==> inputs of job 8572 <==
// UT_TOP
module UT_TOP (
    clk, rst_n, in_valid, in_time,
    out_valid, out_display, out_day
);
==> flow/config.mk <==
export PLATFORM = sky130hd
export DESIGN_NAME = UT_TOP
export DESIGN_NICKNAME = UT_TOP
export VERILOG_FILES = /design/flow/design.v
export SDC_FILE = /design/flow/constraint.sdc
export NUM_CORES = 4
export LEC_CHECK = 0
export CAP_MARGIN = 15
export CORE_MARGIN = 2
export CORE_UTILIZATION = 72
export MAX_ROUTING_LAYER = met4
export SETUP_SLACK_MARGIN = -0.83
export SLEW_MARGIN = 20
==> flow/constraint.sdc <==
create_clock -name core_clock -period 11.8 [get_ports {clk}]
set_input_delay 2.3600 -clock core_clock [delete_from_list [all_inputs] [get_ports {clk}]]
set_output_delay 2.3600 -clock core_clock [all_outputs]
set_load 0.01 [all_outputs]
run.sh (not shown) runs the stock make flow with config.mk's settings and CLKGATE_MAP_FILE=.
==> job 7905: changes against job 8572 <==
Settings changed: ABC_AREA set to 1, CAP_MARGIN 15 to 20, CELL_PAD_IN_SITES_DETAIL_PLACEMENT set to 2, CORE_ASPECT_RATIO set to 0.66, CORE_MARGIN 2 to 8, CORE_UTILIZATION 72 to 35, CTS_CLUSTER_DIAMETER set to 168, GPL_ROUTABILITY_DRIVEN set to 1, HOLD_SLACK_MARGIN set to -0.01, MAX_ROUTING_LAYER met4 to met5, MIN_ROUTING_LAYER set to met2, SETUP_SLACK_MARGIN -0.83 to not set, TNS_END_PERCENT set to 80.
==> flow/constraint.sdc (replaced) <==
create_clock -name core_clock -period 21.0 [get_ports {clk}]
set_input_delay 4.2000 -clock core_clock [delete_from_list [all_inputs] [get_ports {clk}]]
set_output_delay 4.2000 -clock core_clock [all_outputs]
set_load 0.01 [all_outputs]
==> notes.md <==
run results: status=finished with violations, layout check fault list=negative setup slack, DRT iter0 DRCs=~11000, yosys xor share=around 4%, Fin Hold WS=around 0.48 ns, Final WS setup=-3.10 ns, CTS tree=built, clock-pin transition on the worst setup and hold timing paths=0.08 ns, DIE AREA=59200 sq um, number of nets with antenna violations after routing=0, unrepaired setup endpoints after global routing=true, Final setup viols=3, antenna violations before repair=4
Source of the figures above: job 8572

==> notes.md <==
yosys + openroad results -> status=did not finish, failing step=5_1_grt, Tool Error=[ERROR GRT-0116] Global routing finished with congestion. Check the congestion regions in the DRC Viewer., top comb family, area=AND-OR/OR-AND gates, average footprint of a synthesized cell=5.87 sq um, CTS buffer count=30, Setup Slack @ Placement=approximately 3.7 ns, mux share of post-synthesis cell area=0.0254%, portion of the post-synthesis area used by sequential elements=16.0%, yosys xor share=4.22%, DIE AREA=124000 sq um, Top-Level Pins=roughly 42, HPWL reported at the end of detailed placement=199000 um
Source of the figures above: job 7905



==> inputs of lagoon <==
UT_TOP again, from the RTL that the note above started with.
clock: 11.8 ns
lec_check: 0
abc_area: 0
cap_margin: 10
cell_pad_in_sites_detail_placement: 2
core_margin: 3
core_utilization: 64
cts_cluster_diameter: 368
cts_cluster_size: 78
gpl_routability_driven: 1
max_routing_layer: met5
min_routing_layer: met2
place_density_lb_addon: 0.01
setup_slack_margin: 0.27
slew_margin: 20
==> willow (differences from lagoon) <==
ABC_AREA = not set   (was 0)
CAP_MARGIN = 20   (was 10)
CELL_PAD_IN_SITES_DETAIL_PLACEMENT = not set   (was 2)
CORE_MARGIN = 2   (was 3)
CORE_UTILIZATION = 72   (was 64)
CTS_CLUSTER_DIAMETER = not set   (was 368)
CTS_CLUSTER_SIZE = 49   (was 78)
GPL_ROUTABILITY_DRIVEN = not set   (was 1)
MAX_ROUTING_LAYER = not set   (was met5)
MIN_ROUTING_LAYER = not set   (was met2)
PLACE_DENSITY_LB_ADDON = 0.0   (was 0.01)
SETUP_SLACK_MARGIN = -0.9   (was 0.27)
SLEW_MARGIN = 5   (was 20)
==> flow/constraint.sdc (replaced) <==
create_clock -name core_clock -period 12.3 [get_ports {clk}]
set_input_delay 2.4600 -clock core_clock [delete_from_list [all_inputs] [get_ports {clk}]]
set_output_delay 2.4600 -clock core_clock [all_outputs]
set_load 0.01 [all_outputs]
==> raven (differences from lagoon) <==
ABC_AREA = not set   (was 0)
CAP_MARGIN = 35   (was 10)
CELL_PAD_IN_SITES_DETAIL_PLACEMENT = 1   (was 2)
CORE_ASPECT_RATIO = 0.96   (was not set)
CORE_MARGIN = 2   (was 3)
CORE_UTILIZATION = 15   (was 64)
CTS_CLUSTER_DIAMETER = 158   (was 368)
CTS_CLUSTER_SIZE = not set   (was 78)
GPL_ROUTABILITY_DRIVEN = 0   (was 1)
HOLD_SLACK_MARGIN = 0.05   (was not set)
MAX_ROUTING_LAYER = met4   (was met5)
PLACE_DENSITY_LB_ADDON = 0.09   (was 0.01)
SETUP_SLACK_MARGIN = not set   (was 0.27)
==> flow/constraint.sdc (replaced) <==
create_clock -name core_clock -period 10.6 [get_ports {clk}]
set_input_delay 2.1200 -clock core_clock [delete_from_list [all_inputs] [get_ports {clk}]]
set_output_delay 2.1200 -clock core_clock [all_outputs]
set_load 0.01 [all_outputs]
==> sierra (differences from lagoon) <==
ABC_AREA = not set   (was 0)
CAP_MARGIN = 20   (was 10)
CELL_PAD_IN_SITES_DETAIL_PLACEMENT = not set   (was 2)
CORE_MARGIN = 2   (was 3)
CORE_UTILIZATION = 72   (was 64)
CTS_CLUSTER_DIAMETER = not set   (was 368)
CTS_CLUSTER_SIZE = not set   (was 78)
GPL_ROUTABILITY_DRIVEN = not set   (was 1)
MAX_ROUTING_LAYER = not set   (was met5)
MIN_ROUTING_LAYER = not set   (was met2)
PLACE_DENSITY_LB_ADDON = 0.0   (was 0.01)
SETUP_SLACK_MARGIN = not set   (was 0.27)
==> flow/constraint.sdc (replaced) <==
create_clock -name core_clock -period 11.5 [get_ports {clk}]
set_input_delay 2.3000 -clock core_clock [delete_from_list [all_inputs] [get_ports {clk}]]
set_output_delay 2.3000 -clock core_clock [all_outputs]
set_load 0.01 [all_outputs]
==> notes.md <==
Reports from this run.

- The endpoint identified for the worst register-to-register timing path is out_day[0].
- The floorplan row count reads between 80 and 90.
- In this run the horizontal extent of the chip is 243.3 um.
- The run finished, with violations left.
- The setup violation total in the final timing report reads 3.
- The total die area reads 59,180 um^2.
- The final critical-path setup slack is -1.735 ns.
- Routability-driven placement finished with a final weighted congestion of ~1.1.
- For this configuration, the core starts out at a cell density of 72.97%.
- The y dimension of the die is 243.3 um.
- Failing layout checks were recorded as negative setup slack.
- The type of the worst setup path is flop to flop.
- The floorplan core area reads between 50,000 and 60,000 um^2.
the above is filed under willow

==> notes.md <==
Reports from this run.

- The placer congestion estimate is approximately 1.1.
- The critical path is of the flop to flop type.
- The run finished, with violations left.
- The setup violation total in the final timing report is 3.
- The checks that failed: negative setup slack.
- Once routing completed, OpenROAD measured the worst setup slack at -3.157 ns.
- The initial core utilization reads 72.97%.
- After floorplanning, the die was sized to cover between 50,000 and 60,000 um^2.
the above is filed under sierra

==> notes.md <==
From the run reports.

- The run stopped with a tool error.
- It got as far as 3_5_place_dp and failed there.
- The first error in the log reads "[ERROR DPL-0033] detailed placement checks failed during check placement".
- Yosys mapped the design onto about 130 distinct sky130hd cell types.
- The y dimension of the die is 259.8 um.
- The total die area is a little under 70,000 um^2.
- After Yosys synthesis, and, or, nand and nor cells account for 24.80% of the synthesized area.
- The floorplan row count reads ~92.
- A synthesized cell averages between 6 and 7 um^2.
- Per the gpl log, the routability congestion estimate is 1.190.
- The post-synthesis share of cell area spent on xor and xnor gates is under 10%.
- The floorplan step set the die width to 259.8 um.
- The floorplan core area is 63,430 um^2.
the above is filed under lagoon

==> notes.md <==
Reports from this run.

- The run finished, with violations left.
- The layout checks failed on negative setup slack.
- Summing over every cut layer, the via total after detailed routing is 70.19k.
- The detailed router reported a total wirelength of 247.7 mm.
- The final timing report gives a worst setup slack of -3.153 ns.
- The setup violation total in the final timing report reads 3.
- The floorplan core area is 273,300 um^2.
- The die is 539.0 um wide.
- The type of the worst setup path reads flop to flop.
- Before placement the cells fill around 15% of the core.
- The floorplan row count is 188.
- The capturing point of the worst reg2reg path reads out_day[0].
- The y dimension of the die is 517.6 um.
the above is filed under raven

